// complex_multiplier
module complex_multiplier#(parameter INPUT_DATA_WIDTH = 16)
    (
        input  wire                                    i_clk,
        input  wire                                    i_rst,
        input  wire signed [INPUT_DATA_WIDTH-1:0]      i_real_h,
        input  wire signed [INPUT_DATA_WIDTH-1:0]      i_imag_h,
        input  wire signed [INPUT_DATA_WIDTH-1:0]      i_real_y,
        input  wire signed [INPUT_DATA_WIDTH-1:0]      i_imag_y,
        output reg  signed [INPUT_DATA_WIDTH*2:0]      o_real,
        output reg  signed [INPUT_DATA_WIDTH*2:0]      o_imag
    );
export LEC_CHECK = 0
export ABC_AREA = 1
export CAP_MARGIN = 20
export CORE_MARGIN = 2
export CORE_UTILIZATION = 72
export CTS_CLUSTER_DIAMETER = 229
export CTS_CLUSTER_SIZE = 98
export PLACE_DENSITY = 0.38
export SETUP_SLACK_MARGIN = -0.24
export SLEW_MARGIN = 20
export TNS_END_PERCENT = 10
create_clock -name core_clock -period 4.62 [get_ports {i_clk}]
run.sh (not shown) runs the stock make flow with config.mk's settings and CLKGATE_MAP_FILE=.
The starting point did not get past 5_1_grt.
==> next run, changes <==
ABC_AREA = default   (was 1)
CAP_MARGIN = 30   (was 20)
CTS_CLUSTER_DIAMETER = default   (was 229)
CTS_CLUSTER_SIZE = default   (was 98)
MAX_ROUTING_LAYER = met4   (was default)
PLACE_DENSITY = default   (was 0.38)
PLACE_DENSITY_LB_ADDON = 0.01   (was default)
SETUP_SLACK_MARGIN = default   (was -0.24)
TNS_END_PERCENT = default   (was 10)
clock period = 6.89 ns   (was 4.62 ns; I/O delays follow)
After rerunning:
- With this change the flow finished but fails on negative setup slack
- die area is lower by 9.8%
- area after synthesis is lower by 9.9%
- synthesized cell count is lower by 29%
==> next run, changes <==
CAP_MARGIN = 20   (was 30)
CORE_UTILIZATION = 40   (was 72)
MAX_ROUTING_LAYER = default   (was met4)
PLACE_DENSITY_LB_ADDON = default   (was 0.01)
clock period = 10.0 ns   (was 6.89 ns; I/O delays follow)
The changed run went through all stages and came out clean.
Sequential share of layout area is higher by 1.0 points.
Final area is lower by roughly a tenth.
Routed wire length is lower by a quarter to a third.
Synthesized cell count stays the same.
Setup slack gets better by 2.0 ns.
Clock-buffer cell count does not change.
Global-route usage is lower by 25 points.
==> next run, changes <==
CORE_UTILIZATION = 72   (was 40)
HOLD_SLACK_MARGIN = -0.08   (was default)
MAX_ROUTING_LAYER = met4   (was default)
clock period = 6.67 ns   (was 10.0 ns; I/O delays follow)
=>
- With this change the flow died in 5_1_grt (ODB-0269)
- die area drops by well over a third
- synthesized area does not change
- synthesized cell count is unchanged


== build 47 ==
complex_multiplier again, from the RTL that the note above started with.
Settings: LEC_CHECK=0, CAP_MARGIN=20, CELL_PAD_IN_SITES_GLOBAL_PLACEMENT=1, CORE_MARGIN=8, CORE_UTILIZATION=48, CTS_CLUSTER_DIAMETER=330, CTS_CLUSTER_SIZE=54, GPL_TIMING_DRIVEN=0, SETUP_SLACK_MARGIN=-0.57, SLEW_MARGIN=5, TNS_END_PERCENT=15; clock period 5.8 ns.
The flow for build 47 finished, though final verification flagged setup timing.
diff inputs: build 47 => build 84
# build 47
export LEC_CHECK = 0
export CAP_MARGIN = 20
export CELL_PAD_IN_SITES_GLOBAL_PLACEMENT = 1
export CORE_MARGIN = 8
export CORE_UTILIZATION = 48
export CTS_CLUSTER_DIAMETER = 330
export CTS_CLUSTER_SIZE = 54
export GPL_TIMING_DRIVEN = 0
export SETUP_SLACK_MARGIN = -0.57
export SLEW_MARGIN = 5
export TNS_END_PERCENT = 15
create_clock -name core_clock -period 5.8 [get_ports {i_clk}]
# build 84
export LEC_CHECK = 0
export CAP_MARGIN = 20
export CORE_MARGIN = 2
export CORE_UTILIZATION = 40
export SLEW_MARGIN = 20
create_clock -name core_clock -period 5.42 [get_ports {i_clk}]
Notes after the runs:
- Build 84 vs. build 47: number of buffers and inverters on the critical path climbed 1.
- Of build 84 and build 47, none finishes clean.
- Build 47 finished every stage; the final checks, however, were not passed, the failures being setup timing.
- Horizontal die dimension delta for build 84 relative to build 47: 18 um higher
- Build 84 gives less met2 global-route usage than build 47 did.
- Compared to build 47, build 84 has initial antenna violation count 9 lower.
- Build 84 against build 47: total via count in the routed design grew by 5.2%.
> inputs changed (build 84 -> build 70)
# build 84
export LEC_CHECK = 0
export CAP_MARGIN = 20
export CORE_MARGIN = 2
export CORE_UTILIZATION = 40
export SLEW_MARGIN = 20
create_clock -name core_clock -period 5.42 [get_ports {i_clk}]
# build 70
export LEC_CHECK = 0
export CAP_MARGIN = 15
export CORE_MARGIN = 2
export CORE_UTILIZATION = 40
export CTS_CLUSTER_SIZE = 55
export GPL_ROUTABILITY_DRIVEN = 0
export SLEW_MARGIN = 20
export TNS_END_PERCENT = 90
create_clock -name core_clock -period 8.47 [get_ports {i_clk}]
Notes after the runs:
In summary, build 70 completed successfully, with a layout that passed the timing, design-rule and antenna checks.
Build 84 completed end to end; final checks failed (setup timing).
Number of hold buffers added after CTS came out exactly the same in build 70 and build 84.
Compared with build 84, in build 70 required time reported for the critical path endpoint climbed 3.07 ns; via count decreased 11%.
Build 70 against build 84: design area lower, worst path setup slack after routing higher, final clock period utilization by the worst path lower.
Inputs modified between build 70 and build 48:
# build 70
export LEC_CHECK = 0
export CAP_MARGIN = 15
export CORE_MARGIN = 2
export CORE_UTILIZATION = 40
export CTS_CLUSTER_SIZE = 55
export GPL_ROUTABILITY_DRIVEN = 0
export SLEW_MARGIN = 20
export TNS_END_PERCENT = 90
create_clock -name core_clock -period 8.47 [get_ports {i_clk}]
# build 48
export LEC_CHECK = 0
export CAP_MARGIN = 20
export CORE_MARGIN = 2
export CORE_UTILIZATION = 65
export MAX_ROUTING_LAYER = met4
export SLEW_MARGIN = 20
create_clock -name core_clock -period 6.89 [get_ports {i_clk}]
Notes after the runs:
- Of build 70 and build 48, only build 70 finishes the flow clean.
- Nothing crashed in build 48 and all stages finished; the problem is that the final layout failed, the offending checks being setup timing.
- Build 48 against build 70: post-route core utilization has increased; core footprint went down; arrival time at the worst endpoint fell 1.22 ns; number of buffers inserted to repair setup after CTS rose 107.
- Count of clock-buffer cells in the layout: higher on build 48
Here is what was changed in the inputs of build 46 compared with build 48.
# build 48
export LEC_CHECK = 0
export CAP_MARGIN = 20
export CORE_MARGIN = 2
export CORE_UTILIZATION = 65
export MAX_ROUTING_LAYER = met4
export SLEW_MARGIN = 20
create_clock -name core_clock -period 6.89 [get_ports {i_clk}]
# build 46
export LEC_CHECK = 0
export CAP_MARGIN = 40
export CORE_MARGIN = 2
export CORE_UTILIZATION = 72
export MAX_ROUTING_LAYER = met4
export PLACE_DENSITY = 0.7
export SLEW_MARGIN = 20
create_clock -name core_clock -period 6.88 [get_ports {i_clk}]
--- outcome ---
- Build 48 was routed with fewer vias than build 46.
- Build 46 against build 48: met1 usage grew by 4.7 points; met1 wire length shrank by about 1.6%; fill cell total of the finished layout shrank by 44%.
- Build 48 and build 46 ended up with roughly the same logic share of the area.
- Comparing build 48 against build 46, there is no change at all in number of I/O port buffers.
- Tap cell count shrinks by more than 10% when moving from build 48 to build 46.
- Build 48 has higher post-layout instance count excluding filler cells than build 46.
- Every stage of build 46 finished as expected; the final checks, on the other hand, flagged setup timing, which means the layout fails.
- Area overhead of the layout relative to synthesis in build 46 vs build 48: up 0.40 points


Starting RTL as in the previous note.
Settings: LEC_CHECK=0, CAP_MARGIN=5, CORE_ASPECT_RATIO=1.35, CORE_MARGIN=2, CORE_UTILIZATION=72, CTS_CLUSTER_DIAMETER=363, CTS_CLUSTER_SIZE=97, PLACE_DENSITY=0.38, SETUP_SLACK_MARGIN=1.52, SLEW_MARGIN=20, TNS_END_PERCENT=10; clock period 5.13 ns.
The baseline never finished: it broke off in global routing (5_1_grt) (GRT-0232).
Rerun with:
- CAP_MARGIN: 5 -> 20
- CORE_ASPECT_RATIO: 1.35 -> unset
- CORE_UTILIZATION: 72 -> 40
- CTS_CLUSTER_DIAMETER: 363 -> unset
- CTS_CLUSTER_SIZE: 97 -> unset
- PLACE_DENSITY: 0.38 -> unset
- SETUP_SLACK_MARGIN: 1.52 -> unset
- TNS_END_PERCENT: 10 -> unset
- clock period: 5.13 -> 9.0 ns (I/O delays scaled with it)
With this change the flow produced a clean layout; area after synthesis is unchanged; die size climbs by 79%; synthesized cell count does not change.
Rerun with:
- ABC_AREA: unset -> 1
- CORE_UTILIZATION: 40 -> 69
- CTS_CLUSTER_SIZE: unset -> 96
- PLACE_DENSITY: unset -> 0.42
- TNS_END_PERCENT: unset -> 15
- clock period: 9.0 -> 5.51 ns (I/O delays scaled with it)
- Now the flow did not get past global routing (5_1_grt), error GRT-0116
- die area came out lower by 35%
- area after synthesis came out higher by 11%
- synthesized cell count came out higher by 40%
Rerun with:
- ABC_AREA: 1 -> unset
- CORE_UTILIZATION: 69 -> 42
- CTS_CLUSTER_SIZE: 96 -> unset
- PLACE_DENSITY: 0.42 -> unset
- TNS_END_PERCENT: 15 -> unset
- clock period: 5.51 -> 9.0 ns (I/O delays scaled with it)
- Now the flow completed with no timing, DRC or antenna violations
- die size increases by 47%
- synthesized area decreases by 9.9%
- synthesized cell count is lower by 29%


## v49
The RTL this note starts from:
==> flow/design.v <==
`timescale 1ns / 1ps
module complex_multiplier#(parameter INPUT_DATA_WIDTH = 16)
    (
        input  wire                                    i_clk,
        input  wire                                    i_rst,
        input  wire signed [INPUT_DATA_WIDTH-1:0]      i_real_h,
        input  wire signed [INPUT_DATA_WIDTH-1:0]      i_imag_h,
        input  wire signed [INPUT_DATA_WIDTH-1:0]      i_real_y,
        input  wire signed [INPUT_DATA_WIDTH-1:0]      i_imag_y,
        output reg  signed [INPUT_DATA_WIDTH*2:0]      o_real,
        output reg  signed [INPUT_DATA_WIDTH*2:0]      o_imag
    );
    reg signed [INPUT_DATA_WIDTH*2-1:0] ac;
    reg signed [INPUT_DATA_WIDTH*2-1:0] ad;
    reg signed [INPUT_DATA_WIDTH*2-1:0] cb;
    reg signed [INPUT_DATA_WIDTH*2-1:0] bd;
    always@(posedge i_clk) begin
        if(i_rst)begin
            o_real <= 0;
            o_imag <= 0;
            ac     <= 0;
            ad     <= 0;
            cb     <= 0;
            bd     <= 0;
        end         
        else begin
            ac <= i_real_h * i_real_y;
            ad <= i_real_h * i_imag_y;
            cb <= i_real_y * i_imag_h;
            bd <= i_imag_h * i_imag_y;
            o_real <= ac - bd;
            o_imag <= ad + cb;
        end
    end
endmodule
make LEC_CHECK=0 CAP_MARGIN=20 CELL_PAD_IN_SITES_GLOBAL_PLACEMENT=0 CORE_MARGIN=2 CORE_UTILIZATION=72 CTS_CLUSTER_DIAMETER=349 CTS_CLUSTER_SIZE=39 PLACE_DENSITY=0.64 SETUP_SLACK_MARGIN=1.14 SLEW_MARGIN=5 finish   # period 4.08 ns
v49 failed in global routing (5_1_grt) with GRT-0116.
For v51, these inputs were changed with respect to v49:
- CTS_CLUSTER_DIAMETER: 349 -> unset
- CORE_UTILIZATION: 72 -> 68
- CTS_CLUSTER_SIZE: 39 -> 54
- PLACE_DENSITY: 0.64 -> unset
- SETUP_SLACK_MARGIN: 1.14 -> -0.46
- the clock period (ns, I/O delays scaled along): 4.08 -> 5.92
Status v51: flow complete, layout not clean - negative setup slack
Compared with v49, in v51 number of post-CTS setup repair buffers moved down; die area went up by about 6%; routability-driven placement congestion ratio now smaller; post-cts hold-fix buffer tally closely matched the old numbers.
Changes observed in v51 relative to v49: area of the core moved up, number of resized instances in the post-cts repair step moved down.
Input-level comparison between v55 and v51:
- clearing SETUP_SLACK_MARGIN, which used to be -0.46
- swapping 5 for 15 in SLEW_MARGIN
- putting PLACE_DENSITY at 0.7 where nothing was set
- swapping 68 for 72 in CORE_UTILIZATION
- swapping 5.92 for 6.88 in the clock period (ns, I/O delays scaled along)
Notes after the runs:
- The flow for v55 finished, though final verification flagged negative setup slack.
- The higher data arrival time of the worst path came out of v55.
- Measured against v51, the routed wire length of v55 comes out at 1.4 times the reference value.
- Sequential share of layout area of v51 is on par with v55.
- Comparing v55 against v51, there is no change at all in count of sequential standard cells.
--- input diff v55..v53 ---
- swapping 20 for 40 in CAP_MARGIN
- swapping 15 for 20 in SLEW_MARGIN
- clearing CTS_CLUSTER_SIZE, which used to be 54
- putting MAX_ROUTING_LAYER at met4 where nothing was set
- putting SETUP_SLACK_MARGIN at 1.81 where nothing was set
- clearing CELL_PAD_IN_SITES_GLOBAL_PLACEMENT, which used to be 0
- clearing PLACE_DENSITY, which used to be 0.7
- putting PLACE_DENSITY_LB_ADDON at 0.01 where nothing was set
[summary]
v53 failed in global routing (5_1_grt) with GRT-0232.
Post-cts repair resize count of v53 exceeds that of v55 by more than 100%.
When v53 is measured against v55, its placed standard-cell area turns out about 0.9% higher.
~same number of sinks handled by clock tree synthesis in v55 and v53
Compared with v55, in v53 detailed-placement wirelength estimate picked up an extra 9.4 mm, die span in x neither gained nor lost much, starting density of the core neither gained nor lost much.
